**design/flow/run.sh**
```bash
#!/bin/bash
# the make line also repeats each setting of config.mk as NAME=value (left out here)
make -C /OpenROAD-flow-scripts/flow DESIGN_CONFIG=/design/flow/config.mk WORK_HOME=/design/flow/orfs CLKGATE_MAP_FILE= finish
```
**design/flow/config.mk**
```make
export PLATFORM = sky130hd
export DESIGN_NAME = conv_neuron_layer_ffanout
export DESIGN_NICKNAME = conv_neuron_layer_ffanout
export VERILOG_FILES = /design/flow/design.v
export SDC_FILE = /design/flow/constraint.sdc
export NUM_CORES = 4
export LEC_CHECK = 0
export ABC_AREA = 1
export CAP_MARGIN = 20
export CELL_PAD_IN_SITES_GLOBAL_PLACEMENT = 0
export CORE_MARGIN = 4
export CORE_UTILIZATION = 72
export CTS_CLUSTER_DIAMETER = 345
export CTS_CLUSTER_SIZE = 19
export GPL_TIMING_DRIVEN = 1
export MAX_ROUTING_LAYER = met5
export SETUP_SLACK_MARGIN = -0.31
export SLEW_MARGIN = 35
```
**design/flow/constraint.sdc**
```tcl
create_clock -name core_clock -period 4.92 [get_ports {clk}]
set_input_delay 0.9840 -clock core_clock [delete_from_list [all_inputs] [get_ports {clk}]]
set_output_delay 0.9840 -clock core_clock [all_outputs]
set_load 0.01 [all_outputs]
```
**design/flow/design.v**
```verilog
module conv_neuron
  #
  (
   parameter FEATURE_WIDTH    = 8,
   parameter WEIGHT_WIDTH     = 8,
   parameter WEIGHT_MEM_ORDER = 5,
   parameter OUTPUT_WIDTH     = 8,
   parameter OUTPUT_SHIFT     = 0,
   parameter BIAS_SHIFT       = 0,
   parameter ReLU             = "TRUE"
   )   
  (
   input logic                     clk,
   input logic [FEATURE_WIDTH-1:0] feature_stream,
   input logic                     feature_first,
   input logic                     feature_last,
   input logic [WEIGHT_WIDTH-1:0]  weight_stream,
   input logic                     weight_first,
   input logic                     weight_last,
   output logic [OUTPUT_WIDTH-1:0] output_stream,
   output logic                    output_valid
   );
   localparam WEIGHT_MEM_SIZE = 2**WEIGHT_MEM_ORDER;
   localparam ACC_SIZE        = FEATURE_WIDTH + WEIGHT_WIDTH + WEIGHT_MEM_ORDER;
   localparam P_SIZE          = FEATURE_WIDTH + WEIGHT_WIDTH + 1;
   logic [WEIGHT_MEM_SIZE-1:0][WEIGHT_WIDTH-1:0] wmem;
   logic [WEIGHT_MEM_ORDER-1:0] 		 wmem_waddr;
   logic [WEIGHT_MEM_ORDER-1:0] 		 wmem_raddr;
   logic [WEIGHT_WIDTH-1:0] 			 bias;
   logic 					 wmem_writing;
   logic signed [P_SIZE-1:0] 			 p;
   logic [3:0][FEATURE_WIDTH-1:0] 		 feature_stream_reg;
   logic [2:0][WEIGHT_WIDTH-1:0] 		 weight_reg;
   logic signed [ACC_SIZE-1:0] 			 acc;
   logic [4:0] 					 feature_first_reg;
   logic [6:0] 					 feature_last_reg;
   logic signed [ACC_SIZE-1:0] 			 acc_slv;
   always @(posedge clk) begin
      if (weight_first) begin
         wmem_writing <= '1;
         wmem_waddr   <= '0;
         bias         <= weight_stream;
      end else if (wmem_writing) begin
         if (weight_last) wmem_writing <= '0;
         wmem[wmem_waddr] <= weight_stream;
         wmem_waddr       <= wmem_waddr + 1'b1;
      end
      for (int i = 0; i < 3; i++) begin
	 if (i == 0) weight_reg[i] <= wmem[wmem_raddr];
	 else        weight_reg[i] <= weight_reg[i-1];
      end
      if (feature_first) 
        wmem_raddr <= '0;
      else
        wmem_raddr <= wmem_raddr + 1'b1;  
      for (int i = 0; i < 4; i++) begin
	 if (i == 0) feature_stream_reg[i] <= feature_stream;
	 else        feature_stream_reg[i] <= feature_stream_reg[i-1];
      end
      for (int i = 0; i < 5; i++) begin
	 if (i == 0) feature_first_reg[i] <= feature_first;
	 else        feature_first_reg[i] <= feature_first_reg[i-1];
      end
      for (int i = 0; i < 7; i++) begin
	 if (i == 0) feature_last_reg[i] <= feature_last;
	 else        feature_last_reg[i] <= feature_last_reg[i-1];
      end
      p <= $signed(weight_reg[2]) * $signed({1'b0, feature_stream_reg[3]});  
      if (feature_first_reg[4])      
        acc <= ($signed(bias) << BIAS_SHIFT) + $signed(p);
      else        
        acc <= acc + p;
      acc_slv <= acc;
      if (feature_last_reg[6]) begin
         if (ReLU == "TRUE") begin
            if (acc_slv[ACC_SIZE-1]) begin
               output_stream <= '0;
            end else begin
               if (ACC_SIZE == OUTPUT_WIDTH+OUTPUT_SHIFT) begin
		  output_stream <= acc_slv[ACC_SIZE-1:OUTPUT_SHIFT];
               end else begin
		  if (|acc_slv[ACC_SIZE-1:OUTPUT_WIDTH+OUTPUT_SHIFT-1]) begin
                     output_stream[OUTPUT_WIDTH-1] <= '0;
                     output_stream[OUTPUT_WIDTH-2:0] <= '1;
                  end else begin
                     output_stream <= acc_slv[OUTPUT_WIDTH+OUTPUT_SHIFT-1:OUTPUT_SHIFT];
		  end
               end
            end 
	 end else begin
            output_stream <= acc_slv[OUTPUT_WIDTH+OUTPUT_SHIFT-1:OUTPUT_SHIFT];
	 end  
         output_valid <= '1;
      end else begin
         output_valid <= '0;
      end  
   end  
endmodule  
module conv_neuron_layer_ffanout
  #
  (
   parameter LAYER_SIZE       = 10,
   parameter LAYER_SIZE_ORDER = 4,
   parameter FEATURE_WIDTH    = 8,
   parameter WEIGHT_WIDTH     = 8,
   parameter WEIGHT_MEM_ORDER = 5,
   parameter OUTPUT_WIDTH     = 8,
   parameter OUTPUT_SHIFT     = 0,
   parameter BIAS_SHIFT       = 0,
   parameter ReLU             = "TRUE"
   )
  (
   input logic                         clk,
   input logic [FEATURE_WIDTH-1:0]     feature_stream,
   input logic                         feature_first,
   input logic                         feature_last,
   input logic [WEIGHT_WIDTH-1:0]      weight_stream,
   input logic [LAYER_SIZE_ORDER-1:0]  weight_id,
   input logic                         weight_first,
   input logic                         weight_last,
   output logic [OUTPUT_WIDTH-1:0]     output_stream,
   output logic [LAYER_SIZE_ORDER-1:0] output_id,
   output logic                        output_valid
   );
  logic [0:LAYER_SIZE][FEATURE_WIDTH-1:0]    feature_fanout_sr;
  logic [0:LAYER_SIZE][WEIGHT_WIDTH-1:0]     weight_fanout_sr;
  logic [0:LAYER_SIZE][LAYER_SIZE_ORDER-1:0] weight_id_fanout_sr;
  logic [0:LAYER_SIZE][LAYER_SIZE_ORDER-1:0] output_id_fanin_sr;
  logic [0:LAYER_SIZE][OUTPUT_WIDTH-1:0]     output_fanin_sr;
  logic [0:LAYER_SIZE][OUTPUT_WIDTH-1:0]     output_sig;
  logic [LAYER_SIZE:0]                       feature_first_sr;
  logic [LAYER_SIZE:0]                       feature_last_sr;
  logic [LAYER_SIZE:0]                       weight_first_sr;
  logic [LAYER_SIZE:0]                       weight_last_sr;
  logic [LAYER_SIZE:0]                       output_valid_sr;
  logic [LAYER_SIZE:0]                       weight_first_valid;
  logic [LAYER_SIZE:0]                       weight_last_valid;
  logic [LAYER_SIZE:0]                       output_valid_sig;
  always_ff @(posedge clk) begin
    feature_fanout_sr[0]   <= feature_stream;
    feature_first_sr[0]    <= feature_first;
    feature_last_sr[0]     <= feature_last;
    weight_fanout_sr[0]    <= weight_stream;
    weight_id_fanout_sr[0] <= weight_id;
    weight_first_sr[0]     <= weight_first;
    weight_last_sr[0]      <= weight_last;
    output_valid_sr[LAYER_SIZE]    <= '0;
    output_fanin_sr[LAYER_SIZE]    <= '0;
    output_id_fanin_sr[LAYER_SIZE] <= '0;
    for (int i=1; i <= LAYER_SIZE; i++) begin
      feature_fanout_sr[i]   <= feature_fanout_sr[0];
      feature_first_sr[i]    <= feature_first_sr[0];
      feature_last_sr[i]     <= feature_last_sr[0];
      weight_fanout_sr[i]    <= weight_fanout_sr[i-1];
      weight_first_sr[i]     <= weight_first_sr[i-1];
      weight_last_sr[i]      <= weight_last_sr[i-1];
      weight_id_fanout_sr[i] <= weight_id_fanout_sr[i-1];
      if (weight_id_fanout_sr[i-1] == i) begin
        weight_first_valid[i] <= weight_first_sr[i-1];
        weight_last_valid[i]  <= weight_last_sr[i-1];
      end else begin
        weight_first_valid[i] <= '0;
        weight_last_valid[i]  <= '0;
      end
      if (output_valid_sig[i]) begin
        output_valid_sr[i-1]    <= '1;
        output_fanin_sr[i-1]    <= output_sig[i];
        output_id_fanin_sr[i-1] <= i;
      end else begin
        output_valid_sr[i-1]    <= output_valid_sr[i];
        output_fanin_sr[i-1]    <= output_fanin_sr[i];
        output_id_fanin_sr[i-1] <= output_id_fanin_sr[i];
      end
    end  
  end  
  assign output_valid  = output_valid_sr[0];
  assign output_id     = output_id_fanin_sr[0];
  assign output_stream = output_fanin_sr[0];
  generate
    for (genvar i_g = 1; i_g <= LAYER_SIZE; i_g++) begin : g_NEURONS
      conv_neuron
        #
        (
         .FEATURE_WIDTH    (FEATURE_WIDTH),
         .WEIGHT_WIDTH     (WEIGHT_WIDTH),
         .WEIGHT_MEM_ORDER (WEIGHT_MEM_ORDER),
         .OUTPUT_WIDTH     (OUTPUT_WIDTH),
         .OUTPUT_SHIFT     (OUTPUT_SHIFT),
         .BIAS_SHIFT       (BIAS_SHIFT),
         .ReLU             (ReLU)
         )
      u_conv_neuron
        (
         .clk              (clk),
         .feature_stream   (feature_fanout_sr[i_g]),
         .feature_first    (feature_first_sr[i_g]),
         .feature_last     (feature_last_sr[i_g]),
         .weight_stream    (weight_fanout_sr[i_g]),
         .weight_first     (weight_first_valid[i_g]),
         .weight_last      (weight_last_valid[i_g]),
         .output_stream    (output_sig[i_g]),
         .output_valid     (output_valid_sig[i_g])
         );
    end  
  endgenerate
endmodule  
```
==> results of run 1 <==
## metal layers
layer	wire length, um	track usage, %	vias to the layer above
li1	-	-	85997
met1	237000	52.8	86003
met2	274000	58.2	11182
met3	68700	6.34	1565
met4	29000	15.8	4
met5	27	0	-
## through the flow
stage                     setup TNS [ns]  area (um^2)  util, %  cells
after floorplan                 -2733.35       219000        -  26219
after global placement                 0       221000     73.1  29100
after detailed placement               0       221000     73.1  29104
after CTS                              0       228000     75.4  29538
after global routing                   0       228000     75.4  29548
final                                  0       228000     75.4  29563
## layout make-up
cell class / count / area share, %
Clock inverter: 10 / 0.0828
Multi-Input combinational cell: 18551 / 42.5
Tap cell: 3978 / 2.18
Timing Repair Buffer: 345 / 1.44
Sequential cell: 4014 / 47.2
Inverter: 2219 / 3.66
Antenna cell: 22 / 0.0241
Clock buffer: 424 / 2.90
==> flow_summary.json, run 1 <==
{
  "min-delay-start": "g_NEURONS[7].u_conv_neuron.weight_reg[3]$_DFF_P_",
  "ys_warn_count": 2,
  "avgSynthCellArea_um2": 8.34,
  "flop_area_um2": 108000,
  "synthArstFlopShare_pct": 0,
  "rsz0062_at_grt": "no",
  "vias_per_cell": 6.25,
  "cp_num_buf_inv": 4,
  "slew_violations": 0,
  "warnings": 96,
  "drc": 0,
  "critPathKind": "flip-flop to flip-flop",
  "logic_area_um2": 97100,
  "ir_worst_vdd_v": 0.000660,
  "common_cells": "nand2_1, o21ai_0, edfxtp_1",
  "pwr-share-clk_pct": 11.7,
  "pg_seq_mw": 66.3,
  "fin_crit_ns": 4.53,
  "crit_cells": 15,
  "rr_endpoint": "g_NEURONS[4].u_conv_neuron.p[16]$_DFF_P_",
  "total_power_mw": 175,
  "comb_power_share_pct": 50.3,
  "area_leaders": "edfxtp_1, nand2_1, dfxtp_1, o21ai_0, ha_1",
  "syn_inst": 26210,
  "cts.clk_slew.worst_paths_ns": 0.10,
  "die_y_um": 559,
  "synth-xor-area-share_pct": 0.850,
  "die_width_um": 559,
  "synth_top_area_share_pct": 37.4,
  "ff_type": "edfxtp_1",
  "grt_overflow": 0,
  "ys_chip_area_um2": 219000,
  "root_buffer": "clkbuf_16",
  "ys_cells": 26210,
  "period_used_pct": 92.0,
  "r2r_start": "g_NEURONS[10].u_conv_neuron.feature_stream_reg[31]$_DFF_P_",
  "drt_iter0_drc": 27177,
  "status": "complete, no violations",
  "dpl_worst_slack_ns": 0.490,
  "pwr-share-seq_pct": 37.9,
  "crit_path_end_kind": "flip-flop",
  "mux_area_share_pct": 0.0458,
  "clock-sinks": 4014,
  "dp_hpwl_mm": 406,
  "fill_cells": 22530,
  "clockBufferDepth": 4,
  "finalWorstSetupSlack_ns": 0.393,
  "top_power_group": "combinational logic",
  "syn_to_final_growth_pct": 4.44,
  "ys_sh_simple_pct": 24.9,
  "switchingPower_mw": 78.7,
  "die_area_um2": 312000,
  "ys_ff": 4014,
  "wl_mm": 609,
  "setup_violations": 0,
  "p_sw_share_pct": 45.0,
  "postCtsSetupRepairBufs": 0,
  "fin_nets": 26619,
  "worst_path_most_repeated_cell": "fa_1",
  "synthTopLogicFamily": "simple AND/OR/NAND/NOR gates",
  "grt_pass1_vias": 170651,
  "worst_hold_path.endpoint": "g_NEURONS[7].u_conv_neuron.weight_reg[11]$_DFF_P_",
  "fa_ha_area_share_pct": 8.38,
  "setup.worst_path.end": "g_NEURONS[4].u_conv_neuron.p[16]$_DFF_P_",
  "yosys.area.top_type": "edfxtp_1",
  "post_cts_resized": 0,
  "htreeDepth": 4,
  "min_path_cells": 0,
  "max_cap_viol_count": 0,
  "cts_buffers": 233,
  "ant_nets": 0,
  "max_freq_mhz": 221,
  "io_pins": 38,
  "initial_core_util_pct": 72.2,
  "drt_pre_antenna_iters": 10,
  "cts_tree": "yes",
  "track_usage_pct": 37.6,
  "ff2ff_setup_slack_ns": 0.39,
  "num_vias": 184751,
  "insertion_delay_ns": 0.97,
  "cp_data_required_time_ns": 5.76,
  "gp_congestion": 0.975,
  "port_buffers": 37,
  "core_um2": 303000,
  "hold_viol": 0,
  "grt_max_degree": 153,
  "pg_clk_mw": 20.5,
  "path_delay_family": "adder cells",
  "critPathLaunch": "g_NEURONS[10].u_conv_neuron.feature_stream_reg[31]$_DFF_P_",
  "grt_pass1_wl_mm": 950,
  "synth_cell_types": 48,
  "antenna_found_initial": 14,
  "tightest_slew_ns": 0.993,
  "placementRows": 202,
  "hold_class": "flip-flop to flip-flop",
  "whs_ns": 0.300,
  "comb_power_mw": 88.0,
  "p_leak_nw": 103,
  "ys_seq_share_pct": 49.2,
  "critPathMaxFanout": 23,
  "critPathLaunchType": "flip-flop",
  "synth-edff-count": 2720,
  "crit_chain": "buf_12 -> nand2_1 -> fa_1 -> fa_1 -> inv_1 -> fa_1 -> inv_1 -> fa_1 -> inv_1 -> ha_1 -> nand2_1 -> o21ai_0 -> nand4_1 -> nand3_1 -> xor2_1",
  "relSlewSlack_pct": 33.7,
  "power_density_nw_per_um2": 766,
  "synthAoiAreaFrac_pct": 10.1,
  "crit_arrival_ns": 5.37,
  "slowest_delay_ns": 0.63,
  "wl_per_cell_um": 20.6,
  "syn-cell-area_um2": 219000,
  "r2r_cells": 15,
  "slowest_stage": "dfxtp_4",
  "hold_buffers": 0,
  "fin_skew_ns": 0.0766,
  "synth.most_common_cell": "nand2_1",
  "internal-power_mw": 96.1
}
==> inputs of run 2 (changes only) <==
CELL_PAD_IN_SITES_DETAIL_PLACEMENT = 2   (was not set)
CELL_PAD_IN_SITES_GLOBAL_PLACEMENT = 3   (was 0)
CORE_UTILIZATION = 69   (was 72)
CTS_CLUSTER_DIAMETER = not set   (was 345)
CTS_CLUSTER_SIZE = 73   (was 19)
GPL_ROUTABILITY_DRIVEN = 0   (was not set)
GPL_TIMING_DRIVEN = 0   (was 1)
HOLD_SLACK_MARGIN = 0.1   (was not set)
MIN_ROUTING_LAYER = met1   (was not set)
PLACE_DENSITY_LB_ADDON = 0.05   (was not set)
SLEW_MARGIN = 15   (was 35)
TNS_END_PERCENT = 25   (was not set)
clock period = 3.9 ns   (was 4.92 ns; I/O delays follow)
==> run 2 against run 1 <==
  * The flow now stops in global placement without I/O (3_1_place_gp_skip_io)
  * Synthesized cell count is the same
  * Area after synthesis is the same
  * Die area grew 4.3%
==> flow_summary.json, run 2 <==
{
  "status": "aborted with a tool error",
  "last-stage-reached": "global placement without I/O (3_1_place_gp_skip_io)",
  "first-error": "[ERROR FLW-0024] Place density exceeds 1.0 (current PLACE_DENSITY_LB_ADDON =  0.05). Please check if the value of  PLACE_DENSITY_LB_ADDON is between 0 and 0.99.",
  "ys_ff": 4014,
  "syn_inst": 26210,
  "synth.most_common_cell": "nand2_1",
  "ys_cells": 26210,
  "synthAoiAreaFrac_pct": 10.1,
  "ys_sh_simple_pct": 24.9,
  "synth-edff-count": 2720,
  "placementRows": 206,
  "avgSynthCellArea_um2": 8.34,
  "synth-xor-area-share_pct": 0.850,
  "syn-cell-area_um2": 219000,
  "die_y_um": 571,
  "die_width_um": 571,
  "synthTopLogicFamily": "simple AND/OR/NAND/NOR gates",
  "fa_ha_area_share_pct": 8.38,
  "synthArstFlopShare_pct": 0,
  "ys_seq_share_pct": 49.2,
  "yosys.area.top_type": "edfxtp_1",
  "synth_top_area_share_pct": 37.4,
  "initial_core_util_pct": 69.3,
  "ys_chip_area_um2": 219000,
  "mux_area_share_pct": 0.0458,
  "ys_warn_count": 2,
  "area_leaders": "edfxtp_1, nand2_1, dfxtp_1, o21ai_0, ha_1",
  "synth_cell_types": 48,
  "die_area_um2": 326000,
  "ff_type": "edfxtp_1",
  "common_cells": "nand2_1, o21ai_0, edfxtp_1",
  "core_um2": 315000
}
==> inputs of run 3 (changes only) <==
CAP_MARGIN = 5   (was 20)
CELL_PAD_IN_SITES_DETAIL_PLACEMENT = 1   (was 2)
CORE_UTILIZATION = 55   (was 69)
GPL_TIMING_DRIVEN = 1   (was 0)
PLACE_DENSITY = 0.74   (was not set)
PLACE_DENSITY_LB_ADDON = not set   (was 0.05)
==> run 3 against run 2 <==
  * The flow again stops in global placement without I/O (3_1_place_gp_skip_io)
  * Die area rose by 25%
  * Area after synthesis did not move
  * Synthesized cell count did not move
==> flow_summary.json, run 3 <==
{
  "first-error": "[ERROR GPL-0301] Utilization 120.105 % exceeds 100%.",
  "initial_core_util_pct": 55.2,
  "status": "aborted with a tool error",
  "synthAoiAreaFrac_pct": 10.1,
  "synth.most_common_cell": "nand2_1",
  "syn_inst": 26210,
  "die_width_um": 638,
  "last-stage-reached": "global placement without I/O (3_1_place_gp_skip_io)",
  "ys_cells": 26210,
  "synthArstFlopShare_pct": 0,
  "die_area_um2": 407000,
  "syn-cell-area_um2": 219000,
  "synth_cell_types": 48,
  "synth_top_area_share_pct": 37.4,
  "mux_area_share_pct": 0.0458,
  "placementRows": 231,
  "ys_ff": 4014,
  "yosys.area.top_type": "edfxtp_1",
  "ys_sh_simple_pct": 24.9,
  "synth-xor-area-share_pct": 0.850,
  "ys_seq_share_pct": 49.2,
  "synth-edff-count": 2720,
  "area_leaders": "edfxtp_1, nand2_1, dfxtp_1, o21ai_0, ha_1",
  "synthTopLogicFamily": "simple AND/OR/NAND/NOR gates",
  "avgSynthCellArea_um2": 8.34,
  "fa_ha_area_share_pct": 8.38,
  "common_cells": "nand2_1, o21ai_0, edfxtp_1",
  "core_um2": 396000,
  "die_y_um": 638,
  "ff_type": "edfxtp_1",
  "ys_chip_area_um2": 219000,
  "ys_warn_count": 2
}
==> inputs of run 4 (changes only) <==
ABC_AREA = not set   (was 1)
CAP_MARGIN = 0   (was 5)
CELL_PAD_IN_SITES_DETAIL_PLACEMENT = not set   (was 1)
CORE_ASPECT_RATIO = 0.7   (was not set)
CORE_MARGIN = 7   (was 4)
CORE_UTILIZATION = 40   (was 55)
CTS_CLUSTER_DIAMETER = 269   (was not set)
CTS_CLUSTER_SIZE = 19   (was 73)
GPL_TIMING_DRIVEN = not set   (was 1)
HOLD_SLACK_MARGIN = not set   (was 0.1)
MAX_ROUTING_LAYER = met4   (was met5)
MIN_ROUTING_LAYER = not set   (was met1)
PLACE_DENSITY = not set   (was 0.74)
SETUP_SLACK_MARGIN = not set   (was -0.31)
SLEW_MARGIN = 20   (was 15)
TNS_END_PERCENT = not set   (was 25)
clock period = 4.6 ns   (was 3.9 ns; I/O delays follow)
==> run 4 against run 3 <==
  * Now fails the layout checks on negative setup slack
  * Synthesized cell count fell by 45%
  * Area after synthesis shrank 5.9%
  * Die area increased by 31%
==> flow_summary.json, run 4 <==
{
  "insertion_delay_ns": 1.00,
  "violatedChecks": "negative setup slack",
  "fin_crit_ns": 4.66,
  "logic_area_um2": 93500,
  "num_vias": 118446,
  "slew_violations": 0,
  "clock-sinks": 4014,
  "power_density_nw_per_um2": 736,
  "ys_cells": 14487,
  "crit_arrival_ns": 5.53,
  "ir_worst_vdd_v": 0.000609,
  "synth_cell_types": 106,
  "htreeDepth": 4,
  "cp_num_buf_inv": 5,
  "min-delay-start": "g_NEURONS[10].u_conv_neuron.feature_last_reg[1]$_DFF_P_",
  "yosys.area.top_type": "edfxtp_1",
  "crit_path_end_kind": "flip-flop",
  "comb_power_mw": 82.7,
  "cts_buffers": 233,
  "die_area_um2": 535000,
  "drt_pre_antenna_iters": 5,
  "dpl_worst_slack_ns": -0.336,
  "r2r_cells": 20,
  "synthAoiAreaFrac_pct": 3.80,
  "mux_area_share_pct": 23.9,
  "slowest_delay_ns": 0.55,
  "ff_type": "edfxtp_1",
  "worst_path_most_repeated_cell": "fa_1",
  "pg_seq_mw": 60.7,
  "ys_sh_simple_pct": 6.38,
  "clockBufferDepth": 4,
  "hold_class": "flip-flop to flip-flop",
  "ys_chip_area_um2": 206000,
  "min_path_cells": 0,
  "critPathKind": "flip-flop to flip-flop",
  "slowest_stage": "fa_1",
  "drc": 0,
  "period_used_pct": 101,
  "fin_skew_ns": 0.0658,
  "antenna_found_initial": 41,
  "synthTopLogicFamily": "multiplexers",
  "vias_per_cell": 5.45,
  "cts_tree": "yes",
  "ant_nets": 0,
  "use_met1_pct": 33.3,
  "worst_hold_path.endpoint": "g_NEURONS[10].u_conv_neuron.feature_last_reg[2]$_DFF_P_",
  "drt_iter0_drc": 9013,
  "met2_usage_pct": 29.1,
  "whs_ns": 0.309,
  "pwr-share-clk_pct": 13.5,
  "ys_seq_share_pct": 52.3,
  "critPathMaxFanout": 6,
  "rsz0062_at_grt": "yes",
  "cp_data_required_time_ns": 5.47,
  "max_cap_viol_count": 0,
  "common_cells": "mux2_2, edfxtp_1, dfxtp_1",
  "dp_hpwl_mm": 383,
  "avgSynthCellArea_um2": 14.2,
  "crit_cells": 20,
  "area_leaders": "edfxtp_1, mux2_2, dfxtp_1, mux4_2, ha_1",
  "pg_clk_mw": 22.4,
  "top_power_group": "combinational logic",
  "fin_tns_setup_ns": -0.114,
  "port_buffers": 37,
  "initial_core_util_pct": 40.1,
  "design_area_um2": 225000,
  "critPathLaunch": "g_NEURONS[10].u_conv_neuron.feature_stream_reg[27]$_DFF_P_",
  "crit_chain": "buf_6 -> buf_8 -> buf_6 -> and2_4 -> fa_1 -> ha_1 -> inv_2 -> fa_1 -> fa_1 -> inv_2 -> ha_4 -> nor2b_4 -> o21ai_2 -> a21boi_2 -> o21ai_1 -> nand2b_1 -> a21o_1 -> a41o_1 -> o41a_1 -> xnor2_1",
  "gr-usage-met3_pct": 2.01,
  "setup.worst_path.end": "g_NEURONS[6].u_conv_neuron.p[16]$_DFF_P_",
  "hold_viol": 0,
  "hold_buffers": 0,
  "ff2ff_setup_slack_ns": -0.06,
  "synthArstFlopShare_pct": 0,
  "synth-edff-count": 2720,
  "cts.clk_slew.worst_paths_ns": 0.10,
  "syn_inst": 14487,
  "path_delay_family": "adder cells",
  "busiest_layer": "met1",
  "finalWorstSetupSlack_ns": -0.0584,
  "relSlewSlack_pct": 22.2,
  "grt_max_degree": 173,
  "die_y_um": 614,
  "max_freq_mhz": 215,
  "synth_top_area_share_pct": 39.7,
  "syn-cell-area_um2": 206000,
  "core_um2": 512000,
  "p_leak_nw": 82.2,
  "comb_power_share_pct": 49.9,
  "setup_violations": 3,
  "status": "complete, but fails checks",
  "rr_endpoint": "g_NEURONS[6].u_conv_neuron.p[16]$_DFF_P_",
  "internal-power_mw": 104,
  "flop_area_um2": 108000,
  "wl_per_cell_um": 25.5,
  "syn_to_final_growth_pct": 9.67,
  "wl_mm": 555,
  "grt_overflow": 0,
  "die_width_um": 871,
  "place_area_um2": 216000,
  "pwr-share-seq_pct": 36.6,
  "total_power_mw": 166,
  "critPathLaunchType": "flip-flop",
  "switchingPower_mw": 62.3,
  "ys_ff": 4014,
  "tightest_slew_ns": 1.17,
  "io_pins": 38,
  "warnings": 62,
  "track_usage_pct": 20.9,
  "fin_nets": 15901,
  "synth.most_common_cell": "mux2_2",
  "grt_pass1_wl_mm": 829,
  "root_buffer": "clkbuf_16",
  "synth-xor-area-share_pct": 1.95,
  "p_sw_share_pct": 37.6,
  "grt_pass1_vias": 121144,
  "r2r_start": "g_NEURONS[10].u_conv_neuron.feature_stream_reg[27]$_DFF_P_",
  "ys_warn_count": 2,
  "fill_cells": 45522,
  "fa_ha_area_share_pct": 8.91,
  "placementRows": 220
}
## run 4: metrics by stage
stage                     util (%)  instances
final                         44.0      21746
after global routing          44.0      21725
after CTS                     43.8      21689
after detailed placement      42.2      21185
after global placement        42.2      21185
after floorplan                  -      14496
## run 4: cell type report
cell class                      instances  share of cell area, %
Multi-Input combinational cell       9057                   41.5
Sequential cell                      4014                   47.8
Tap cell                             6882                   3.82
Inverter                              699                   1.17
Clock inverter                          7                 0.0638
Timing Repair Buffer                  641                   2.72
Antenna cell                           25                 0.0277
Clock buffer                          421                   2.95
## run 4: layer usage
layer  vias up  share of wire, %
met5         -                 0
met4         0               1.5
met3       465               4.0
met2      2023                42
met1     61764                53
li1      54194                 -
## run 4: repair_timing
action	4_1_cts	5_1_grt
endpoints found under the setup margin	43	54
cloned	4	5
resized	169	223
setup buffers	74	33
pin swaps	113	192
endpoints found under the hold margin	0	0
==> inputs of run 5 (changes only) <==
CAP_MARGIN = 20   (was 0)
CELL_PAD_IN_SITES_GLOBAL_PLACEMENT = not set   (was 3)
CORE_ASPECT_RATIO = not set   (was 0.7)
CORE_MARGIN = 2   (was 7)
CORE_UTILIZATION = 58   (was 40)
CTS_CLUSTER_DIAMETER = not set   (was 269)
CTS_CLUSTER_SIZE = not set   (was 19)
GPL_ROUTABILITY_DRIVEN = not set   (was 0)
MAX_ROUTING_LAYER = not set   (was met4)
SETUP_SLACK_MARGIN = 0.85   (was not set)
clock period = 3.38 ns   (was 4.6 ns; I/O delays follow)
==> run 5 against run 4 <==
  * The layout still fails its checks (negative setup slack)
  * Via count is 2.4% higher
  * Die area decreased by 33%
  * Combinational power rose by 54%
  * Sequential share of layout area shrank 1.9 points
  * Global-route usage up 5.7 points
  * Register-to-register slack worse by 1.1 ns
  * Synthesized cell count did not move
  * Setup slack got worse by 1.1 ns
  * Power rose by 55%
  * Clock power is 120% higher
  * Area after synthesis unchanged
  * Critical path depth unchanged
  * Critical endpoint is now g_NEURONS[8].u_conv_neuron.p[16]$_DFF_P_
  * Highest routed layer unchanged
==> flow_summary.json, run 5 <==
{
  "max_cap_viol_count": 0,
  "tightest_slew_ns": 1.12,
  "dpl_worst_slack_ns": -1.48,
  "crit_path_end_kind": "flip-flop",
  "die_y_um": 599,
  "fin_nets": 16380,
  "cp_data_required_time_ns": 4.20,
  "crit_arrival_ns": 5.39,
  "die_width_um": 599,
  "worst_hold_path.endpoint": "weight_fanout_sr[86]$_DFF_P_",
  "internal-power_mw": 168,
  "switchingPower_mw": 90.2,
  "ys_ff": 4014,
  "r2r_start": "g_NEURONS[10].u_conv_neuron.feature_stream_reg[29]$_DFF_P_",
  "slowest_delay_ns": 0.54,
  "common_cells": "mux2_2, edfxtp_1, dfxtp_1",
  "crit_chain": "buf_12 -> buf_6 -> buf_6 -> nand2_4 -> fa_1 -> fa_1 -> inv_2 -> fa_1 -> inv_2 -> fa_1 -> inv_2 -> ha_4 -> o21ai_4 -> a21boi_4 -> o21ai_2 -> a21boi_2 -> o21bai_2 -> a21boi_2 -> nor4_2 -> a311oi_1",
  "wl_mm": 486,
  "setup_violations": 116,
  "rr_endpoint": "g_NEURONS[8].u_conv_neuron.p[16]$_DFF_P_",
  "drt_iter0_drc": 9421,
  "clockBufferDepth": 4,
  "worst_path_most_repeated_cell": "fa_1",
  "finalWorstSetupSlack_ns": -1.19,
  "grt_max_degree": 154,
  "grt_pass1_wl_mm": 743,
  "gp_congestion": 0.872,
  "critPathMaxFanout": 7,
  "synth-xor-area-share_pct": 1.95,
  "port_buffers": 37,
  "pg_seq_mw": 82.3,
  "clock-sinks": 4014,
  "setup.worst_path.end": "g_NEURONS[8].u_conv_neuron.p[16]$_DFF_P_",
  "slew_violations": 0,
  "synth-edff-count": 2720,
  "fin_crit_ns": 4.57,
  "r2r_cells": 20,
  "drt_pre_antenna_iters": 5,
  "pwr-share-seq_pct": 31.9,
  "critPathLaunch": "g_NEURONS[10].u_conv_neuron.feature_stream_reg[29]$_DFF_P_",
  "fin_util_pct": 66.6,
  "p_sw_share_pct": 35.0,
  "cts.clk_slew.worst_paths_ns": 0.06,
  "vias_per_cell": 5.99,
  "syn_inst": 14487,
  "max_freq_mhz": 219,
  "die_area_um2": 359000,
  "antenna_found_initial": 20,
  "initial_core_util_pct": 58.3,
  "synth.most_common_cell": "mux2_2",
  "placementRows": 218,
  "synthArstFlopShare_pct": 0,
  "insertion_delay_ns": 0.96,
  "fin_skew_ns": 0.0441,
  "yosys.area.top_type": "edfxtp_1",
  "dp_cells": 19245,
  "ff_type": "edfxtp_1",
  "wl_per_cell_um": 24.0,
  "status": "complete, but fails checks",
  "cts_tree": "yes",
  "drc": 0,
  "ys_chip_area_um2": 206000,
  "core_um2": 353000,
  "track_usage_pct": 26.6,
  "power_density_nw_per_um2": 1100,
  "rsz0062_at_grt": "yes",
  "io_pins": 38,
  "htreeDepth": 5,
  "ys_warn_count": 2,
  "grt_overflow": 0,
  "num_vias": 121262,
  "min_path_cells": 1,
  "ys_seq_share_pct": 52.3,
  "ys_cells": 14487,
  "area_leaders": "edfxtp_1, mux2_2, dfxtp_1, mux4_2, ha_1",
  "avgSynthCellArea_um2": 14.2,
  "syn_to_final_growth_pct": 14.3,
  "cts_buffers": 428,
  "critPathLaunchType": "flip-flop",
  "synthAoiAreaFrac_pct": 3.80,
  "ys_sh_simple_pct": 6.38,
  "syn-cell-area_um2": 206000,
  "p_leak_nw": 88.3,
  "critPathKind": "flip-flop to flip-flop",
  "ir_worst_vdd_v": 0.00125,
  "pg_clk_mw": 48.9,
  "relSlewSlack_pct": 25.5,
  "warnings": 69,
  "mux_area_share_pct": 23.9,
  "violatedChecks": "negative setup slack",
  "ff2ff_setup_slack_ns": -1.19,
  "synthTopLogicFamily": "multiplexers",
  "comb_power_share_pct": 49.1,
  "root_buffer": "clkbuf_16",
  "hold_class": "input pin to flip-flop",
  "slowest_stage": "fa_1",
  "total_power_mw": 258,
  "synth_cell_types": 106,
  "cp_num_buf_inv": 6,
  "pwr-share-clk_pct": 19.0,
  "path_delay_family": "adder cells",
  "fa_ha_area_share_pct": 8.91,
  "ant_nets": 0,
  "period_used_pct": 135,
  "grt_pass1_vias": 124401,
  "top_power_group": "combinational logic",
  "synth_top_area_share_pct": 39.7,
  "dp_hpwl_mm": 328,
  "stdcell_count": 20249,
  "comb_power_mw": 127,
  "hold_viol": 0,
  "crit_cells": 20,
  "min-delay-start": "weight_stream[6]"
}
-- run 5: repair_timing --
action                     in CTS  in global routing
hold buffers                    0                  0
setup buffers                 106                 55
gates resized                 423                369
cloned                          9                 10
pin swaps                     185                235
setup endpoints to repair    2779               2860
-- run 5: final cells by class --
cell class | count | area, um^2
diodes | 17 | 42.5
clock buffers | 597 | 12300
clock inverters | 210 | 2450
fillers | 25166 | 118000
inverters | 699 | 2630
multi-input cells | 9057 | 94700
flip-flops and latches | 4014 | 108000
well taps | 4730 | 5920
repair buffers | 925 | 9180
-- run 5: per-layer routing --
metal  routed length, um  vias to the layer above  track usage [%]  part of all wire (%)
met4               13900                        0             7.52                   2.9
li1                    -                    55359                -                     -
met3               19500                      688             2.50                   4.0
met5                   0                        -                0                     0
met1              216000                    62565             37.3                    44
met2              237000                     2650             44.4                    49
-- run 5: metrics by stage --
step / hold slack, ns / cell area (um^2) / setup TNS, ns
finish: 0.152 / 235000 / -86.22
global route: 0.116 / 235000 / -101.82
CTS: 0.0630 / 233000 / -79.96
detailed placement: 0.312 / 216000 / -93.33
global placement: 0.310 / 215000 / -89.28
floorplan: 0.310 / 206000 / -3466.00
==> inputs of run 6 (changes only) <==
CORE_UTILIZATION = 65   (was 58)
CTS_CLUSTER_SIZE = 42   (was not set)
SETUP_SLACK_MARGIN = 0.52   (was 0.85)
clock period = 5.3 ns   (was 3.38 ns; I/O delays follow)
==> run 6 against run 5 <==
  * Now clean on timing, DRC and antenna
  * Power decreased by 43%
  * Via count decreased by 1.4%
  * Synthesized cell count unchanged
  * Design area fell by 4.1%
  * Sequential cell count unchanged
  * Non-clock buffer count decreased by 620
  * Area after synthesis unchanged
  * Maximum frequency is 2.0% lower
  * Wire length down 4.3%
  * Combinational power is about 50% lower
  * Critical path depth unchanged
==> flow_summary.json, run 6 <==
{
  "status": "complete, no violations",
  "ant_nets": 0,
  "ff_type": "edfxtp_1",
  "io_pins": 38,
  "drc": 0,
  "comb_power_share_pct": 43.3,
  "min-delay-start": "g_NEURONS[10].u_conv_neuron.feature_stream_reg[2]$_DFF_P_",
  "syn_to_final_growth_pct": 9.61,
  "pwr-share-clk_pct": 20.5,
  "fill_cells": 20786,
  "area_leaders": "edfxtp_1, mux2_2, dfxtp_1, mux4_2, ha_1",
  "pg_seq_mw": 52.8,
  "cp_num_buf_inv": 5,
  "relSlewSlack_pct": 10.2,
  "crit_arrival_ns": 5.48,
  "wl_per_cell_um": 24.5,
  "fin_util_pct": 71.6,
  "ff2ff_setup_slack_ns": 0.64,
  "switchingPower_mw": 51.8,
  "ys_ff": 4014,
  "crit_path_end_kind": "flip-flop",
  "crit_cells": 20,
  "gp_congestion": 0.881,
  "num_vias": 119599,
  "synthAoiAreaFrac_pct": 3.80,
  "wl_mm": 465,
  "die_y_um": 566,
  "track_usage_pct": 28.6,
  "period_used_pct": 87.9,
  "critPathKind": "flip-flop to flip-flop",
  "pwr-share-seq_pct": 36.2,
  "pg_clk_mw": 29.9,
  "placementRows": 206,
  "root_buffer": "clkbuf_16",
  "hold_viol": 0,
  "worst_hold_path.endpoint": "g_NEURONS[10].u_conv_neuron.feature_stream_reg[10]$_DFF_P_",
  "place_area_um2": 210000,
  "ys_chip_area_um2": 206000,
  "r2r_cells": 20,
  "setup_violations": 0,
  "fin_crit_ns": 4.66,
  "die_area_um2": 321000,
  "internal-power_mw": 94.0,
  "ys_sh_simple_pct": 6.38,
  "synth-xor-area-share_pct": 1.95,
  "yosys.area.top_type": "edfxtp_1",
  "clockBufferDepth": 4,
  "htreeDepth": 5,
  "power_density_nw_per_um2": 647,
  "core_um2": 315000,
  "cts_buffers": 415,
  "whs_ns": 0.321,
  "fin_tns_setup_ns": 0,
  "path_delay_family": "adder cells",
  "setup.worst_path.end": "g_NEURONS[4].u_conv_neuron.p[16]$_DFF_P_",
  "r2r_start": "g_NEURONS[10].u_conv_neuron.feature_stream_reg[28]$_DFF_P_",
  "synth_top_area_share_pct": 39.7,
  "avgSynthCellArea_um2": 14.2,
  "grt_pass1_wl_mm": 719,
  "max_freq_mhz": 215,
  "total_power_mw": 146,
  "critPathMaxFanout": 11,
  "dp_hpwl_mm": 311,
  "min_path_cells": 0,
  "hold_buffers": 0,
  "slew_violations": 0,
  "drt_iter0_drc": 10328,
  "critPathLaunchType": "flip-flop",
  "cp_data_required_time_ns": 6.12,
  "cts.clk_slew.worst_paths_ns": 0.07,
  "fa_ha_area_share_pct": 8.91,
  "insertion_delay_ns": 0.97,
  "antenna_found_initial": 13,
  "tightest_slew_ns": 1.35,
  "comb_power_mw": 63.1,
  "crit_chain": "buf_12 -> buf_4 -> buf_6 -> and2_1 -> fa_1 -> ha_1 -> inv_1 -> fa_1 -> fa_1 -> inv_2 -> ha_4 -> nor2b_1 -> o21ai_2 -> a21boi_2 -> o21ai_1 -> nand2b_1 -> a21o_1 -> a41o_1 -> o41a_1 -> xnor2_1",
  "rr_endpoint": "g_NEURONS[4].u_conv_neuron.p[16]$_DFF_P_",
  "fin_skew_ns": 0.0351,
  "vias_per_cell": 6.29,
  "initial_core_util_pct": 65.3,
  "design_area_um2": 225000,
  "fin_nets": 15747,
  "worst_path_most_repeated_cell": "fa_1",
  "ys_cells": 14487,
  "slowest_stage": "fa_1",
  "clock-sinks": 4014,
  "die_width_um": 566,
  "synthArstFlopShare_pct": 0,
  "max_cap_viol_count": 0,
  "synth.most_common_cell": "mux2_2",
  "grt_max_degree": 187,
  "critPathLaunch": "g_NEURONS[10].u_conv_neuron.feature_stream_reg[28]$_DFF_P_",
  "ys_seq_share_pct": 52.3,
  "rsz0062_at_grt": "yes",
  "mux_area_share_pct": 23.9,
  "top_power_group": "combinational logic",
  "p_leak_nw": 84.0,
  "warnings": 81,
  "p_sw_share_pct": 35.5,
  "ys_warn_count": 2,
  "syn-cell-area_um2": 206000,
  "synth_cell_types": 106,
  "port_buffers": 37,
  "synth-edff-count": 2720,
  "drt_pre_antenna_iters": 8,
  "hold_class": "flip-flop to flip-flop",
  "ir_worst_vdd_v": 0.000518,
  "common_cells": "mux2_2, edfxtp_1, dfxtp_1",
  "grt_pass1_vias": 122620,
  "cts_tree": "yes",
  "slowest_delay_ns": 0.55,
  "synthTopLogicFamily": "multiplexers",
  "syn_inst": 14487,
  "grt_overflow": 0
}
run 6: final cells by class:
type                    count  area (um^2)  share of cell area, %
inverters                 699         2630                   1.17
clock buffers             606        12200                   5.42
clock inverters           178         1870                  0.828
diodes                      6         15.0                0.00666
repair buffers            305         2930                   1.30
flip-flops and latches   4014       108000                   47.8
well taps                4160         5200                   2.31
multi-input cells        9057        92800                   41.2
run 6: routing by layer:
metal	track usage (%)	vias to the layer above	routed length, um
li1	-	54043	-
met1	39.7	61523	199000
met2	47.2	3251	226000
met3	3.47	780	24800
met4	8.96	2	15000
met5	0	-	11
run 6: timing repair:
| action | in CTS | in global routing |
|---|---|---|
| setup buffers | 28 | 26 |
| setup endpoints to repair | 18 | 37 |
| resized | 17 | 97 |
| hold endpoints to repair | 0 | 0 |
| pin swaps | 5 | 68 |
| cloned | 1 | 2 |
run 6: metrics by stage:
stage	setup slack, ns	instances
after floorplan	0.514	14496
after global placement	0.285	18177
after detailed placement	0.165	18178
after CTS	0.466	18991
after global routing	0.451	19024
final	0.641	19025
==> inputs of run 7 (changes only) <==
CAP_MARGIN = 15   (was 20)
CORE_UTILIZATION = 72   (was 65)
CTS_CLUSTER_SIZE = not set   (was 42)
PLACE_DENSITY = 0.35   (was not set)
SETUP_SLACK_MARGIN = 1.17   (was 0.52)
clock period = 4.12 ns   (was 5.3 ns; I/O delays follow)
==> run 7 against run 6 <==
  * Now fails the layout checks on negative setup slack
  * Non-clock buffer count is 480 higher
  * Sequential cell count stayed put
  * Count of clock-buffer cells in the layout is 44 lower
  * First-iteration DRC count is 15% higher
  * Clock skew is 0.019 ns higher
  * Sequential share of layout area is 1.4 points lower
  * Setup slack worse by 1.2 ns
  * Highest routed layer unchanged
==> flow_summary.json, run 7 <==
{
  "status": "complete, but fails checks",
  "violatedChecks": "negative setup slack",
  "crit_path_end_kind": "flip-flop",
  "num_vias": 123775,
  "htreeDepth": 5,
  "synthTopLogicFamily": "multiplexers",
  "yosys.area.top_type": "edfxtp_1",
  "r2r_cells": 21,
  "hold_class": "input pin to flip-flop",
  "grt_overflow": 0,
  "pg_seq_mw": 67.9,
  "power_density_nw_per_um2": 915,
  "cts_tree": "yes",
  "fin_crit_ns": 4.64,
  "internal-power_mw": 136,
  "dp_hpwl_mm": 314,
  "switchingPower_mw": 76.5,
  "ys_sh_simple_pct": 6.38,
  "synth_cell_types": 106,
  "min-delay-start": "weight_stream[7]",
  "pg_clk_mw": 37.5,
  "wl_mm": 476,
  "drc": 0,
  "fill_cells": 14927,
  "die_area_um2": 290000,
  "slowest_delay_ns": 0.52,
  "synthAoiAreaFrac_pct": 3.80,
  "cp_num_buf_inv": 7,
  "worst_hold_path.endpoint": "weight_fanout_sr[87]$_DFF_P_",
  "critPathLaunchType": "flip-flop",
  "max_cap_viol_count": 0,
  "min_path_cells": 1,
  "die_y_um": 538,
  "relSlewSlack_pct": 28.8,
  "whs_ns": 0.291,
  "critPathLaunch": "g_NEURONS[10].u_conv_neuron.feature_stream_reg[26]$_DFF_P_",
  "syn_to_final_growth_pct": 12.9,
  "dp_cells": 18083,
  "worst_path_most_repeated_cell": "buf_12",
  "setup_violations": 72,
  "wl_per_cell_um": 24.9,
  "pwr-share-seq_pct": 32.0,
  "vias_per_cell": 6.49,
  "avgSynthCellArea_um2": 14.2,
  "grt_pass1_vias": 127477,
  "ys_seq_share_pct": 52.3,
  "top_power_group": "combinational logic",
  "fin_util_pct": 81.6,
  "setup.worst_path.end": "g_NEURONS[1].u_conv_neuron.p[15]$_DFF_P_",
  "path_delay_family": "adder cells",
  "slew_violations": 0,
  "syn-cell-area_um2": 206000,
  "p_leak_nw": 87.1,
  "clockBufferDepth": 4,
  "crit_chain": "buf_12 -> buf_12 -> buf_12 -> buf_12 -> and2_4 -> fa_2 -> inv_2 -> fa_1 -> fa_1 -> fa_1 -> inv_2 -> ha_4 -> buf_6 -> a21oi_4 -> o21ai_2 -> a21oi_2 -> nor2b_2 -> o2111ai_2 -> nand3_2 -> o211a_1 -> xor2_1",
  "warnings": 66,
  "fin_skew_ns": 0.0537,
  "fin_nets": 16216,
  "ys_warn_count": 2,
  "antenna_found_initial": 9,
  "total_power_mw": 212,
  "r2r_start": "g_NEURONS[10].u_conv_neuron.feature_stream_reg[26]$_DFF_P_",
  "ys_chip_area_um2": 206000,
  "insertion_delay_ns": 0.98,
  "comb_power_share_pct": 50.4,
  "port_buffers": 37,
  "stdcell_count": 19079,
  "max_freq_mhz": 216,
  "root_buffer": "clkbuf_16",
  "hold_viol": 0,
  "crit_arrival_ns": 5.48,
  "critPathMaxFanout": 7,
  "crit_cells": 21,
  "cts.clk_slew.worst_paths_ns": 0.06,
  "synth_top_area_share_pct": 39.7,
  "area_leaders": "edfxtp_1, mux2_2, dfxtp_1, mux4_2, ha_1",
  "mux_area_share_pct": 23.9,
  "p_sw_share_pct": 36.0,
  "grt_max_degree": 163,
  "placementRows": 196,
  "common_cells": "mux2_2, edfxtp_1, dfxtp_1",
  "cts_buffers": 404,
  "core_um2": 284000,
  "initial_core_util_pct": 72.3,
  "comb_power_mw": 107,
  "ff_type": "edfxtp_1",
  "ant_nets": 0,
  "ff2ff_setup_slack_ns": -0.52,
  "die_width_um": 538,
  "critPathKind": "flip-flop to flip-flop",
  "synthArstFlopShare_pct": 0,
  "fa_ha_area_share_pct": 8.91,
  "pwr-share-clk_pct": 17.7,
  "ir_worst_vdd_v": 0.00108,
  "cp_data_required_time_ns": 4.97,
  "syn_inst": 14487,
  "tightest_slew_ns": 1.07,
  "synth-xor-area-share_pct": 1.95,
  "gp_congestion": 0.904,
  "ys_ff": 4014,
  "drt_iter0_drc": 11844,
  "slowest_stage": "fa_1",
  "rr_endpoint": "g_NEURONS[1].u_conv_neuron.p[15]$_DFF_P_",
  "clock-sinks": 4014,
  "track_usage_pct": 32.3,
  "io_pins": 38,
  "ys_cells": 14487,
  "grt_pass1_wl_mm": 737,
  "period_used_pct": 113,
  "synth-edff-count": 2720,
  "rsz0062_at_grt": "yes",
  "finalWorstSetupSlack_ns": -0.518,
  "synth.most_common_cell": "mux2_2",
  "drt_pre_antenna_iters": 8
}
run 7: layout make-up:
cell class	count	area, um^2	share of cell area [%]
sequential	4014	108000	46.4
multi-input combinational	9057	95300	41.1
inverter	699	2640	1.14
antenna	6	15.0	0.00647
tap	3762	4710	2.03
clock buffer	562	11600	5.01
clock inverter	194	2070	0.892
timing repair buffer	785	7900	3.40
run 7: layer usage:
| layer | wire length, um | track usage, % |
|---|---|---|
| met4 | 16600 | 10.8 |
| met2 | 235000 | 53.6 |
| met1 | 195000 | 45.1 |
| met5 | 26 | 0 |
| met3 | 28500 | 3.43 |
run 7: repair_timing:
| item | CTS | global route |
|---|---|---|
| endpoints found under the hold margin | 0 | 0 |
| pin swaps | 286 | 252 |
| gates cloned | 5 | 0 |
| setup endpoints to repair | 2469 | 2507 |
| buffers inserted | 170 | 58 |
| hold buffers | 0 | 0 |
| resized | 618 | 344 |
run 7: metrics by stage:
stage | setup TNS [ns] | setup WS, ns | area, um^2
6_report | -22.56 | -0.518 | 232000
3_3_place_gp | -28.27 | -0.735 | 213000
2_1_floorplan | -1511.47 | -0.585 | 206000
5_1_grt | -32.49 | -0.640 | 232000
3_5_place_dp | -31.56 | -0.874 | 213000
4_1_cts | -16.75 | -0.525 | 230000
==> inputs of run 8 (changes only) <==
ABC_AREA = 1   (was not set)
CAP_MARGIN = 30   (was 15)
CORE_UTILIZATION = 40   (was 72)
CTS_CLUSTER_SIZE = 34   (was not set)
GPL_ROUTABILITY_DRIVEN = 0   (was not set)
MAX_ROUTING_LAYER = met4   (was not set)
PLACE_DENSITY = not set   (was 0.35)
SETUP_SLACK_MARGIN = not set   (was 1.17)
clock period = 6.0 ns   (was 4.12 ns; I/O delays follow)
==> run 8 against run 7 <==
  * Now clean on timing, DRC and antenna
  * Critical path type unchanged
  * Cell count up 74%
  * Sequential share of layout area is 1.7 points lower
  * Critical endpoint is now g_NEURONS[4].u_conv_neuron.p[13]$_DFF_P_
  * Power down 28%
==> flow_summary.json, run 8 <==
{
  "rr_endpoint": "g_NEURONS[4].u_conv_neuron.p[13]$_DFF_P_",
  "ys_seq_share_pct": 49.2,
  "fill_cells": 53709,
  "wl_per_cell_um": 19.0,
  "initial_core_util_pct": 40.1,
  "syn-cell-area_um2": 219000,
  "drc": 0,
  "ys_chip_area_um2": 219000,
  "synth.most_common_cell": "nand2_1",
  "total_power_mw": 154,
  "hold_buffers": 0,
  "postCtsSetupRepairBufs": 0,
  "cts_tree": "yes",
  "power_density_nw_per_um2": 639,
  "io_pins": 38,
  "synthAoiAreaFrac_pct": 10.1,
  "worst_path_most_repeated_cell": "fa_1",
  "status": "complete, no violations",
  "fin_nets": 26835,
  "grt_max_degree": 189,
  "max_freq_mhz": 195,
  "min-delay-start": "g_NEURONS[5].u_conv_neuron.weight_reg[5]$_DFF_P_",
  "rsz0062_at_grt": "no",
  "min_path_cells": 0,
  "root_buffer": "clkbuf_16",
  "fin_crit_ns": 5.12,
  "finalWorstSetupSlack_ns": 0.881,
  "pwr-share-seq_pct": 35.2,
  "max_cap_viol_count": 0,
  "top_power_group": "combinational logic",
  "critPathKind": "flip-flop to flip-flop",
  "clock-sinks": 4014,
  "critPathMaxFanout": 30,
  "ant_nets": 0,
  "clockBufferDepth": 4,
  "ys_warn_count": 2,
  "synthTopLogicFamily": "simple AND/OR/NAND/NOR gates",
  "ff2ff_setup_slack_ns": 0.88,
  "tightest_slew_ns": 1.19,
  "die_width_um": 743,
  "wl_mm": 633,
  "vias_per_cell": 5.41,
  "path_delay_family": "adder cells",
  "fa_ha_area_share_pct": 8.38,
  "slew_violations": 0,
  "fin_skew_ns": 0.0748,
  "ff_type": "edfxtp_1",
  "crit_cells": 13,
  "r2r_cells": 13,
  "die_y_um": 743,
  "cp_num_buf_inv": 2,
  "ys_ff": 4014,
  "cts.clk_slew.worst_paths_ns": 0.06,
  "num_vias": 179780,
  "synthArstFlopShare_pct": 0,
  "crit_chain": "clkinv_1 -> nand2_1 -> fa_1 -> fa_1 -> fa_1 -> inv_1 -> fa_1 -> ha_1 -> a21oi_1 -> or2_2 -> nand3_1 -> a21oi_1 -> xor2_1",
  "critPathLaunch": "g_NEURONS[10].u_conv_neuron.feature_stream_reg[25]$_DFF_P_",
  "die_area_um2": 552000,
  "slowest_delay_ns": 0.90,
  "switchingPower_mw": 66.0,
  "port_buffers": 37,
  "insertion_delay_ns": 1.04,
  "syn_to_final_growth_pct": 10.2,
  "placementRows": 271,
  "hold_class": "flip-flop to flip-flop",
  "synth_cell_types": 48,
  "internal-power_mw": 87.9,
  "synth-xor-area-share_pct": 0.850,
  "comb_power_share_pct": 46.2,
  "slowest_stage": "clkinv_1",
  "warnings": 70,
  "ys_cells": 26210,
  "antenna_found_initial": 22,
  "synth_top_area_share_pct": 37.4,
  "dp_hpwl_mm": 409,
  "pwr-share-clk_pct": 18.6,
  "cts_buffers": 444,
  "synth-edff-count": 2720,
  "pg_seq_mw": 54.2,
  "core_um2": 545000,
  "track_usage_pct": 22.7,
  "mux_area_share_pct": 0.0458,
  "syn_inst": 26210,
  "area_leaders": "edfxtp_1, nand2_1, dfxtp_1, o21ai_0, ha_1",
  "relSlewSlack_pct": 20.7,
  "ir_worst_vdd_v": 0.000540,
  "setup_violations": 0,
  "common_cells": "nand2_1, o21ai_0, edfxtp_1",
  "period_used_pct": 85.3,
  "critPathLaunchType": "flip-flop",
  "grt_pass1_wl_mm": 986,
  "p_leak_nw": 107,
  "crit_path_end_kind": "flip-flop",
  "drt_iter0_drc": 19775,
  "pg_clk_mw": 28.6,
  "p_sw_share_pct": 42.9,
  "post_cts_resized": 0,
  "htreeDepth": 5,
  "avgSynthCellArea_um2": 8.34,
  "comb_power_mw": 71.0,
  "setup.worst_path.end": "g_NEURONS[4].u_conv_neuron.p[13]$_DFF_P_",
  "crit_arrival_ns": 6.03,
  "r2r_start": "g_NEURONS[10].u_conv_neuron.feature_stream_reg[25]$_DFF_P_",
  "worst_hold_path.endpoint": "g_NEURONS[5].u_conv_neuron.weight_reg[13]$_DFF_P_",
  "hold_viol": 0,
  "grt_pass1_vias": 169440,
  "cp_data_required_time_ns": 6.91,
  "ys_sh_simple_pct": 24.9,
  "fin_util_pct": 44.2,
  "yosys.area.top_type": "edfxtp_1",
  "whs_ns": 0.309,
  "drt_pre_antenna_iters": 9,
  "grt_overflow": 0,
  "dpl_worst_slack_ns": 0.948
}
-- run 8: cell type report --
cell class                 count  area, um^2  area share (%)
timing repair buffer         350        3270            1.36
inverter                    2219        8350            3.47
multi-input combinational  18551       97000            40.3
sequential                  4014      108000            44.7
clock inverter               245        2670            1.11
clock buffer                 592       12700            5.27
antenna                       12        30.0          0.0125
tap                         7234        9050            3.76
-- run 8: stage by stage --
stage	cells	cell area, um^2	setup TNS, ns
floorplan	26219	219000	-1627.43
global placement	32326	225000	0
detailed placement	32348	225000	0
CTS	33185	240000	0
global route	33213	241000	0
finish	33217	241000	0
-- run 8: per-layer routing --
| metal | up-vias | track usage (%) | wire length (um) |
|---|---|---|---|
| li1 | 86671 | - | - |
| met1 | 85381 | 31.4 | 280000 |
| met2 | 6656 | 35.2 | 286000 |
| met3 | 1072 | 2.63 | 46100 |
| met4 | 0 | 6.72 | 19800 |
| met5 | - | - | 0 |
==> inputs of run 9 (changes only) <==
ABC_AREA = not set   (was 1)
CAP_MARGIN = 20   (was 30)
CORE_MARGIN = 4   (was 2)
CORE_UTILIZATION = 20   (was 40)
CTS_CLUSTER_SIZE = 19   (was 34)
GPL_ROUTABILITY_DRIVEN = not set   (was 0)
GPL_TIMING_DRIVEN = 0   (was not set)
MAX_ROUTING_LAYER = met5   (was met4)
PLACE_DENSITY_LB_ADDON = 0.05   (was not set)
SETUP_SLACK_MARGIN = -0.31   (was not set)
SLEW_MARGIN = 35   (was 20)
clock period = 3.9 ns   (was 6.0 ns; I/O delays follow)
==> run 9 against run 8 <==
  * Now fails the layout checks on negative setup slack
  * Maximum frequency increased by 5.1%
  * Highest routed layer is now met5
  * Setup slack worse by 1.9 ns
  * Critical path type unchanged
  * Sequential share of layout area shrank 2.0 points
==> flow_summary.json, run 9 <==
{
  "status": "complete, but fails checks",
  "violatedChecks": "negative setup slack",
  "grt_overflow": 0,
  "antenna_found_initial": 144,
  "ys_ff": 4014,
  "area_leaders": "edfxtp_1, mux2_2, dfxtp_1, mux4_2, ha_1",
  "synth_top_area_share_pct": 39.7,
  "met2_usage_pct": 24.2,
  "crit_path_end_kind": "flip-flop",
  "r2r_cells": 16,
  "syn_to_final_growth_pct": 22.5,
  "dpl_worst_slack_ns": -2.78,
  "use_met1_pct": 19.9,
  "pg_seq_mw": 71.6,
  "ys_warn_count": 2,
  "hold_class": "input pin to flip-flop",
  "root_buffer": "clkbuf_16",
  "ff_type": "edfxtp_1",
  "io_pins": 38,
  "ys_seq_share_pct": 52.3,
  "max_cap_viol_count": 0,
  "num_vias": 122561,
  "max_freq_mhz": 205,
  "place_area_um2": 230000,
  "cts_buffers": 571,
  "rsz0062_at_grt": "yes",
  "min-delay-start": "feature_stream[1]",
  "warnings": 41,
  "gp_congestion": 0.737,
  "flop_area_um2": 108000,
  "hold_viol": 0,
  "ant_nets": 0,
  "critPathLaunch": "g_NEURONS[10].u_conv_neuron.feature_stream_reg[25]$_DFF_P_",
  "internal-power_mw": 143,
  "path_delay_family": "adder cells",
  "avgSynthCellArea_um2": 14.2,
  "track_usage_pct": 14.3,
  "cts_tree": "yes",
  "drt_iter0_drc": 6721,
  "worst_path_most_repeated_cell": "fa_1",
  "synthTopLogicFamily": "multiplexers",
  "syn_inst": 14487,
  "die_area_um2": 1040000,
  "fin_crit_ns": 4.87,
  "critPathMaxFanout": 7,
  "min_path_cells": 1,
  "die_y_mm": 1.02,
  "vias_per_cell": 4.13,
  "crit_chain": "clkbuf_16 -> buf_16 -> nand2b_4 -> fa_1 -> fa_1 -> fa_1 -> inv_1 -> fa_1 -> ha_4 -> a21boi_4 -> o21ai_2 -> nand2b_1 -> a21o_1 -> a41o_1 -> o41a_1 -> xnor2_1",
  "ff2ff_setup_slack_ns": -0.97,
  "wl_mm": 769,
  "synth_cell_types": 106,
  "die_width_mm": 1.02,
  "placementRows": 372,
  "ir_worst_vdd_v": 0.000722,
  "mux_area_share_pct": 23.9,
  "design_area_um2": 252000,
  "p_sw_share_pct": 36.8,
  "busiest_layer": "met2",
  "crit_arrival_ns": 5.78,
  "power_density_nw_per_um2": 899,
  "syn-cell-area_um2": 206000,
  "synth-edff-count": 2720,
  "clockBufferDepth": 5,
  "worst_hold_path.endpoint": "feature_fanout_sr[81]$_DFF_P_",
  "pwr-share-clk_pct": 23.2,
  "r2r_start": "g_NEURONS[10].u_conv_neuron.feature_stream_reg[25]$_DFF_P_",
  "synth.most_common_cell": "mux2_2",
  "slew_violations": 0,
  "period_used_pct": 125,
  "cts.clk_slew.worst_paths_ns": 0.06,
  "logic_area_um2": 94000,
  "drt_pre_antenna_iters": 6,
  "grt_pass1_vias": 128924,
  "critPathLaunchType": "flip-flop",
  "gr-usage-met3_pct": 1.54,
  "insertion_delay_ns": 1.08,
  "port_buffers": 37,
  "cp_num_buf_inv": 3,
  "cp_data_required_time_ns": 4.82,
  "rr_endpoint": "g_NEURONS[4].u_conv_neuron.p[16]$_DFF_P_",
  "fin_skew_ns": 0.0771,
  "wl_per_cell_um": 25.9,
  "comb_power_share_pct": 45.2,
  "synthAoiAreaFrac_pct": 3.80,
  "grt_max_degree": 32,
  "switchingPower_mw": 83.3,
  "hold_buffers": 0,
  "finalWorstSetupSlack_ns": -0.969,
  "total_power_mw": 227,
  "drc": 0,
  "ys_sh_simple_pct": 6.38,
  "fin_tns_setup_ns": -50.00,
  "synthArstFlopShare_pct": 0,
  "initial_core_util_pct": 20.0,
  "tightest_slew_ns": 0.953,
  "fill_cells": 106229,
  "htreeDepth": 6,
  "ys_cells": 14487,
  "fin_nets": 16742,
  "core_um2": 1030000,
  "setup_violations": 131,
  "slowest_stage": "fa_1",
  "top_power_group": "combinational logic",
  "pwr-share-seq_pct": 31.6,
  "comb_power_mw": 102,
  "crit_cells": 16,
  "fa_ha_area_share_pct": 8.91,
  "yosys.area.top_type": "edfxtp_1",
  "relSlewSlack_pct": 36.5,
  "slowest_delay_ns": 0.55,
  "setup.worst_path.end": "g_NEURONS[4].u_conv_neuron.p[16]$_DFF_P_",
  "common_cells": "mux2_2, edfxtp_1, dfxtp_1",
  "synth-xor-area-share_pct": 1.95,
  "critPathKind": "flip-flop to flip-flop",
  "pg_clk_mw": 52.6,
  "dp_hpwl_mm": 563,
  "p_leak_nw": 90.8,
  "ys_chip_area_um2": 206000,
  "grt_pass1_wl_mm": 1070,
  "clock-sinks": 4014
}
[run 9: routing by layer]
layer / share of wire, % / routed length (um)
met1: 47 / 363000
met2: 48 / 369000
met3: 2.9 / 22000
met4: 2.0 / 15000
met5: 0.032 / 245
[run 9: cell type report]
| cell class | count | share of cell area (%) |
|---|---|---|
| Sequential cell | 4014 | 42.7 |
| Multi-Input combinational cell | 9057 | 37.3 |
| Tap cell | 13651 | 6.78 |
| Clock buffer | 806 | 6.44 |
| Timing Repair Buffer | 429 | 3.09 |
| Buffer | 715 | 1.59 |
| Inverter | 699 | 1.04 |
| Clock inverter | 219 | 0.923 |
| Antenna cell | 66 | 0.0656 |
[run 9: what timing repair did]
item / CTS / global route
setup endpoints to repair: 121 / 88
pin swaps: 115 / 157
resized: 393 / 231
endpoints found under the hold margin: 0 / 0
setup buffers: 92 / 75
[run 9: per-stage QoR]
stage                     hold slack (ns)  std cells  util [%]
after floorplan                     0.310      14496         -
after global placement              0.310      28184      21.8
after detailed placement            0.312      28431      22.4
after CTS                         0.00431      29540      24.4
after global routing               0.0345      29595      24.6
final                               0.156      29656      24.6
==> inputs of run 10 (changes only) <==
CORE_MARGIN = 2   (was 4)
CORE_UTILIZATION = 68   (was 20)
CTS_CLUSTER_SIZE = not set   (was 19)
GPL_TIMING_DRIVEN = not set   (was 0)
MAX_ROUTING_LAYER = not set   (was met5)
PLACE_DENSITY_LB_ADDON = not set   (was 0.05)
SETUP_SLACK_MARGIN = not set   (was -0.31)
SLEW_MARGIN = 20   (was 35)
clock period = 4.43 ns   (was 3.9 ns; I/O delays follow)
==> run 10 against run 9 <==
  * The layout still fails its checks (negative setup slack)
  * Maximum frequency is 4.9% higher
  * Area after synthesis stayed put
  * Critical endpoint is now g_NEURONS[6].u_conv_neuron.p[15]$_DFF_P_
  * Global-route usage is 16 points higher
  * Synthesized cell count stayed put
  * Clock power is 32% lower
  * Sequential cell count stayed put
  * Non-clock buffer count is 541 lower
  * Highest routed layer unchanged
  * Critical path depth is 5 higher
  * Wire length is 38% lower
==> flow_summary.json, run 10 <==
{
  "status": "complete, but fails checks",
  "violatedChecks": "negative setup slack",
  "wl_mm": 480,
  "yosys.area.top_type": "edfxtp_1",
  "clockBufferDepth": 4,
  "synth_cell_types": 106,
  "pg_seq_mw": 63.1,
  "ys_warn_count": 2,
  "total_power_mw": 185,
  "ys_cells": 14487,
  "gp_congestion": 0.894,
  "common_cells": "mux2_2, edfxtp_1, dfxtp_1",
  "placementRows": 201,
  "htreeDepth": 5,
  "slowest_delay_ns": 0.50,
  "warnings": 75,
  "synthArstFlopShare_pct": 0,
  "ff2ff_setup_slack_ns": -0.21,
  "crit_cells": 21,
  "grt_max_degree": 217,
  "cp_num_buf_inv": 8,
  "die_area_um2": 307000,
  "area_leaders": "edfxtp_1, mux2_2, dfxtp_1, mux4_2, ha_1",
  "ys_seq_share_pct": 52.3,
  "switchingPower_mw": 66.1,
  "antenna_found_initial": 19,
  "tightest_slew_ns": 1.19,
  "dp_hpwl_mm": 317,
  "comb_power_mw": 85.9,
  "avgSynthCellArea_um2": 14.2,
  "crit_chain": "buf_12 -> buf_6 -> buf_4 -> nand2_1 -> fa_1 -> fa_1 -> inv_1 -> fa_1 -> inv_1 -> fa_1 -> inv_1 -> ha_4 -> buf_4 -> inv_2 -> o21ai_2 -> a21oi_2 -> nor2b_2 -> o2111ai_2 -> nand3_1 -> o41a_1 -> xor2_1",
  "synth-edff-count": 2720,
  "syn-cell-area_um2": 206000,
  "fill_cells": 18058,
  "drt_pre_antenna_iters": 8,
  "worst_hold_path.endpoint": "g_NEURONS[1].u_conv_neuron.weight_reg[15]$_DFF_P_",
  "crit_arrival_ns": 5.48,
  "relSlewSlack_pct": 20.4,
  "min_path_cells": 0,
  "period_used_pct": 105,
  "wl_met1_mm": 203,
  "comb_power_share_pct": 46.4,
  "finalWorstSetupSlack_ns": -0.212,
  "wl_per_cell_um": 25.1,
  "critPathMaxFanout": 7,
  "p_sw_share_pct": 35.7,
  "slew_violations": 0,
  "p_leak_nw": 85.8,
  "min-delay-start": "g_NEURONS[1].u_conv_neuron.weight_reg[7]$_DFF_P_",
  "worst_path_most_repeated_cell": "fa_1",
  "wl_met3_mm": 30.0,
  "pwr-share-seq_pct": 34.1,
  "path_delay_family": "adder cells",
  "initial_core_util_pct": 68.5,
  "crit_path_end_kind": "flip-flop",
  "insertion_delay_ns": 1.00,
  "setup_violations": 18,
  "fin_nets": 16041,
  "io_pins": 38,
  "cts.clk_slew.worst_paths_ns": 0.06,
  "cp_data_required_time_ns": 5.27,
  "drc": 0,
  "synthTopLogicFamily": "multiplexers",
  "rr_endpoint": "g_NEURONS[6].u_conv_neuron.p[15]$_DFF_P_",
  "fin_util_pct": 76.3,
  "r2r_cells": 21,
  "pg_clk_mw": 36.0,
  "ys_sh_simple_pct": 6.38,
  "ys_ff": 4014,
  "setup.worst_path.end": "g_NEURONS[6].u_conv_neuron.p[15]$_DFF_P_"
}
==> run 10: metal layers <==
layer  global-route usage, %  vias to the layer above
met3                    3.83                      842
met1                    43.7                    63022
met4                    9.35                        4
met2                    50.1                     4058
met5                       0                        -
li1                        -                    54641
==> run 10: metrics by stage <==
step	setup TNS [ns]	setup slack, ns	cell area [um^2]	hold slack [ns]	instances
3_3_place_gp	-4.95	-0.329	212000	0.310	18190
2_1_floorplan	-705.90	-0.275	206000	0.310	14496
5_1_grt	-6.60	-0.364	229000	0.314	19109
6_report	-1.22	-0.212	229000	0.289	19111
4_1_cts	-2.57	-0.214	228000	0.280	19046
3_5_place_dp	-7.53	-0.452	212000	0.312	18191
==> run 10: cell type report <==
type | count | share of cell area [%]
inverter | 699 | 1.15
timing repair buffer | 603 | 2.56
tap | 3958 | 2.16
sequential | 4014 | 47.0
multi-input combinational | 9057 | 40.9
clock buffer | 601 | 5.32
antenna | 3 | 0.00328
clock inverter | 176 | 0.924
==> run 10: repair_timing <==
action                     4_1_cts  5_1_grt
hold buffers                     0        0
resized                        149      269
buffers inserted                72       61
pin swaps                       89      206
setup endpoints to repair       48       65
gates cloned                     7        7
Power and IR drop assume default switching activity.
